build 23:
==> flow/design.v (excerpt) <==
module uart #(
    parameter DATA_WIDTH = 8,
    parameter FIFO_DEPTH = 16
) (
    input  logic        clk_i,        
    input  logic        rst_ni,       
    input  logic        stb_i,        
    input  logic [ 1:0] adr_i,        
    input  logic [ 3:0] byte_sel_i,   
    input  logic        we_i,         
    input  logic [31:0] dat_i,        
    output logic [31:0] dat_o,        
    input  logic        uart_rx_i,    
    output logic        uart_tx_o     
);
Size in the first run: ~390 flip-flops, about 76 I/O pins.
Settings: LEC_CHECK=0, CAP_MARGIN=20, CELL_PAD_IN_SITES_DETAIL_PLACEMENT=1, CORE_MARGIN=9, CORE_UTILIZATION=45, CTS_CLUSTER_SIZE=30, GPL_ROUTABILITY_DRIVEN=1, HOLD_SLACK_MARGIN=0.26, MAX_ROUTING_LAYER=met4, MIN_ROUTING_LAYER=met1, SETUP_SLACK_MARGIN=0.28, SLEW_MARGIN=20; clock period 3.88 ns.
run.sh (not shown) runs the stock make flow with config.mk's settings and CLKGATE_MAP_FILE=.
Input-level comparison between build 11 and build 23:
Settings: a deleted SETUP_SLACK_MARGIN that had been 0.28; a deleted HOLD_SLACK_MARGIN that had been 0.26; a change of CTS_CLUSTER_SIZE from 30 to 13; a change of CORE_UTILIZATION from 45 to 72; a deleted MAX_ROUTING_LAYER that had been met4; a deleted GPL_ROUTABILITY_DRIVEN that had been 1; an added ABC_AREA of 1; a deleted CELL_PAD_IN_SITES_DETAIL_PLACEMENT that had been 1; a deleted MIN_ROUTING_LAYER that had been met1; a change of CORE_MARGIN from 9 to 2; a change of the clock period (ns, I/O delays scaled along) from 3.88 to 2.57.
Findings:
Build 11 vs. build 23: hold slack moved down; mapped cell area moved up; critical path depth moved down.
Build 11 reports its largest combinational cell category by area as simple AND/OR/NAND/NOR gates while build 23 reports multiplexers.
On build 11: power consumed by the clock network is 56% higher than what build 23 gave.
The combinational power in build 11 sits 180% above the value recorded for build 23.
Re gate count of the mapped netlist: build 11 and build 23 aren't equal, and the lower value belongs to build 23.
Edits applied to the flow inputs when going from build 11 to build 6:
Settings: SETUP_SLACK_MARGIN now 0.29, previously not set; GPL_ROUTABILITY_DRIVEN now 0, previously not set; PLACE_DENSITY_LB_ADDON now 0.07, previously not set; SLEW_MARGIN now 30, was 20; CTS_CLUSTER_DIAMETER now 400, previously not set.
## What came out
- Build 6 reports its first element of the critical path as baud_div_reg[1]$_SDFFE_PN0P_ while build 11 reports rd_state$_SDFF_PN0_.
- The capture point of the worst path comes out uart_rx_inst.rx_buffer.fifo_mem[7][4]$_DFFE_PP_ in one run and dat_o[2] in the other, namely in build 6 and build 11 respectively.
- Build 6 vs. build 11: area growth from synthesis to layout went up by 1.1 points.
- Global-route wire length before repair, build 11 and build 6: smaller value in build 11
- Looking at the reports, build 6 completed the entire flow and the layout it produced met the timing, DRC and antenna checks.
- Final non-filler cell area: build 6 vs build 11 up 200 sq um
- Build 6 leaves more setup margin than build 11.
- Diff build 11 -> build 6 | combinational gate area | increase of 310 sq um
> inputs changed (build 6 -> build 91)
Settings: putting MIN_ROUTING_LAYER at met1 where nothing was set; swapping 20 for 0 in CAP_MARGIN; swapping 400 for 38 in CTS_CLUSTER_DIAMETER; swapping 0.29 for 0.39 in SETUP_SLACK_MARGIN; clearing GPL_ROUTABILITY_DRIVEN, which used to be 0; swapping 30 for 20 in SLEW_MARGIN.
Findings:
On build 91: wire length is about 5% higher than what build 6 gave.
When build 91 is set beside build 6, its total internal power turns out to be 11% larger.
Cell area after placement of build 6 is on par with build 91.
Summary of the comparison: count of cells along the worst register-to-register path is lower in build 91, relative to build 6.
The total power in build 91 sits 1.7 mW above the value recorded for build 6.
--- input diff build 91..build 12 ---
Settings: swapping 0.39 for 0.29 in SETUP_SLACK_MARGIN; swapping 13 for 15 in CTS_CLUSTER_SIZE; swapping 38 for 178 in CTS_CLUSTER_DIAMETER.
### Flow results
- Compared to build 91, build 12 shows a wider setup margin.
- Non-clock buffer count for build 12: 5 down relative to build 91
- Portion of total power attributed to combinational logic for build 12 is higher than for build 91.
- The highest signal layer in the routed design comes out met4 in one run and met5 in the other, namely in build 12 and build 91 respectively.
- Build 91 has higher ratio of final minimum period to clock period than build 12.
- Diff build 91 -> build 12: post-layout minimum cycle time lost 0.093 ns; maximum frequency picked up an extra 0.016 GHz.
- Status: clock-pin slew on the worst setup and hold paths parity (build 12, build 91)
- Build 12 against build 91: number of setup buffers added after CTS climbed 1, fill cell instance count of the final layout rose by 23%.

Setup of job 7163:
uart again, from the RTL that the note above started with.
==> flow/design.v (excerpt) <==
module uart #(
    parameter DATA_WIDTH = 8,
    parameter FIFO_DEPTH = 16
) (
    input  logic        clk_i,        
    input  logic        rst_ni,       
    input  logic        stb_i,        
    input  logic [ 1:0] adr_i,        
    input  logic [ 3:0] byte_sel_i,   
    input  logic        we_i,         
    input  logic [31:0] dat_i,        
    output logic [31:0] dat_o,        
    input  logic        uart_rx_i,    
    output logic        uart_tx_o     
);
Settings: LEC_CHECK=0, CAP_MARGIN=30, CELL_PAD_IN_SITES_DETAIL_PLACEMENT=0, CELL_PAD_IN_SITES_GLOBAL_PLACEMENT=0, CORE_MARGIN=8, CORE_UTILIZATION=42, CTS_CLUSTER_DIAMETER=292, GPL_ROUTABILITY_DRIVEN=1, MAX_ROUTING_LAYER=met5, MIN_ROUTING_LAYER=met1, PLACE_DENSITY_LB_ADDON=0.18, SETUP_SLACK_MARGIN=-0.67, SLEW_MARGIN=20; clock period 6.85 ns.
The inputs of job 3536 differ from those of job 7163 as listed below.
# job 7163
export LEC_CHECK = 0
export CAP_MARGIN = 30
export CELL_PAD_IN_SITES_DETAIL_PLACEMENT = 0
export CELL_PAD_IN_SITES_GLOBAL_PLACEMENT = 0
export CORE_MARGIN = 8
export CORE_UTILIZATION = 42
export CTS_CLUSTER_DIAMETER = 292
export GPL_ROUTABILITY_DRIVEN = 1
export MAX_ROUTING_LAYER = met5
export MIN_ROUTING_LAYER = met1
export PLACE_DENSITY_LB_ADDON = 0.18
export SETUP_SLACK_MARGIN = -0.67
export SLEW_MARGIN = 20
create_clock -name core_clock -period 6.85 [get_ports {clk_i}]
# job 3536
export LEC_CHECK = 0
export ABC_AREA = 1
export CAP_MARGIN = 0
export CORE_MARGIN = 2
export CORE_UTILIZATION = 69
export CTS_CLUSTER_DIAMETER = 123
export MIN_ROUTING_LAYER = met1
export PLACE_DENSITY_LB_ADDON = 0.07
export SETUP_SLACK_MARGIN = 0.39
export SLEW_MARGIN = 20
create_clock -name core_clock -period 2.57 [get_ports {clk_i}]
Notes after the runs:
- Job 3536 vs job 7163 — area after synthesis climbed by a few percent
- Job 3536 vs. job 7163: total vias in the final route went up by 4032.
- Compared with job 7163, job 3536 shows sequential share of layout area lower by 4.1 points.
- The highest clock rate in job 3536 is 1.8 times that in job 7163.
- The final reports for job 3536 and job 7163 show portion of the clock cycle consumed by the worst path in the final layout higher in the former.
The following lists how job 8632 was set up differently from job 3536:
# job 3536
export LEC_CHECK = 0
export ABC_AREA = 1
export CAP_MARGIN = 0
export CORE_MARGIN = 2
export CORE_UTILIZATION = 69
export CTS_CLUSTER_DIAMETER = 123
export MIN_ROUTING_LAYER = met1
export PLACE_DENSITY_LB_ADDON = 0.07
export SETUP_SLACK_MARGIN = 0.39
export SLEW_MARGIN = 20
create_clock -name core_clock -period 2.57 [get_ports {clk_i}]
# job 8632
export LEC_CHECK = 0
export ABC_AREA = 1
export CAP_MARGIN = 0
export CORE_MARGIN = 2
export CORE_UTILIZATION = 72
export CTS_CLUSTER_DIAMETER = 38
export CTS_CLUSTER_SIZE = 13
export GPL_ROUTABILITY_DRIVEN = 0
export MIN_ROUTING_LAYER = met1
export PLACE_DENSITY_LB_ADDON = 0.07
export SETUP_SLACK_MARGIN = 0.34
export SLEW_MARGIN = 20
create_clock -name core_clock -period 2.57 [get_ports {clk_i}]
Notes after the runs:
- Job 8632: full flow OK, the timing, DRC and antenna checks passed
- Compared with job 3536, job 8632 shows a net count reported at finish that is 21 lower.
- Job 8632 vs. job 3536: met3 demand-to-capacity share in global routing climbed 1.8 points, number of antenna cells inserted went down by 1, wire length higher.
- Non-filler instance count after layout went down slightly going from job 3536 to job 8632.
- In terms of number of instances in the synthesized netlist, job 8632 and job 3536 differ only marginally.
The following lists how job 801 was set up differently from job 8632:
# job 8632
export LEC_CHECK = 0
export ABC_AREA = 1
export CAP_MARGIN = 0
export CORE_MARGIN = 2
export CORE_UTILIZATION = 72
export CTS_CLUSTER_DIAMETER = 38
export CTS_CLUSTER_SIZE = 13
export GPL_ROUTABILITY_DRIVEN = 0
export MIN_ROUTING_LAYER = met1
export PLACE_DENSITY_LB_ADDON = 0.07
export SETUP_SLACK_MARGIN = 0.34
export SLEW_MARGIN = 20
create_clock -name core_clock -period 2.57 [get_ports {clk_i}]
# job 801
export LEC_CHECK = 0
export ABC_AREA = 1
export CAP_MARGIN = 0
export CORE_MARGIN = 2
export CORE_UTILIZATION = 72
export CTS_CLUSTER_DIAMETER = 366
export CTS_CLUSTER_SIZE = 13
export MIN_ROUTING_LAYER = met1
export PLACE_DENSITY_LB_ADDON = 0.07
export SETUP_SLACK_MARGIN = 0.27
export SLEW_MARGIN = 25
create_clock -name core_clock -period 2.57 [get_ports {clk_i}]
==> results <==
Job 801 has completed all stages; timing, DRC and antenna checks passed. Job 8632: no failed stages, no open violations at the end. Between job 801 and job 8632, the difference in clock slew seen by the registers of the worst setup and hold paths is negligible. Going from job 8632 to job 801, first-pass GRT wire length saw a decrease; cell count dropped 21.
Here is what was changed in the inputs of job 9880 compared with job 801.
# job 801
export LEC_CHECK = 0
export ABC_AREA = 1
export CAP_MARGIN = 0
export CORE_MARGIN = 2
export CORE_UTILIZATION = 72
export CTS_CLUSTER_DIAMETER = 366
export CTS_CLUSTER_SIZE = 13
export MIN_ROUTING_LAYER = met1
export PLACE_DENSITY_LB_ADDON = 0.07
export SETUP_SLACK_MARGIN = 0.27
export SLEW_MARGIN = 25
create_clock -name core_clock -period 2.57 [get_ports {clk_i}]
# job 9880
export LEC_CHECK = 0
export ABC_AREA = 1
export CAP_MARGIN = 0
export CORE_MARGIN = 2
export CORE_UTILIZATION = 72
export CTS_CLUSTER_DIAMETER = 178
export CTS_CLUSTER_SIZE = 15
export GPL_ROUTABILITY_DRIVEN = 0
export MIN_ROUTING_LAYER = met1
export PLACE_DENSITY_LB_ADDON = 0.07
export SETUP_SLACK_MARGIN = 0.75
export SLEW_MARGIN = 20
create_clock -name core_clock -period 2.57 [get_ports {clk_i}]
Results
- Job 9880 was carried through to the last stage, and its layout satisfied the timing, DRC and antenna checks.
- Job 9880: post-layout worst setup margin lower than job 801
- Taking job 801 as the reference point, the number of gates resized after CTS of job 9880 rises by about 300%.
- Taking job 801 as the reference, in job 9880 final critical-path required period +90 ps, switching portion of total power rose by 1.3 points.
- Between job 801 and job 9880, global router's overall resource usage is lower for job 801, job 9880 comes in above that.
No activity file was given, so power comes from the tool's default toggle rates.
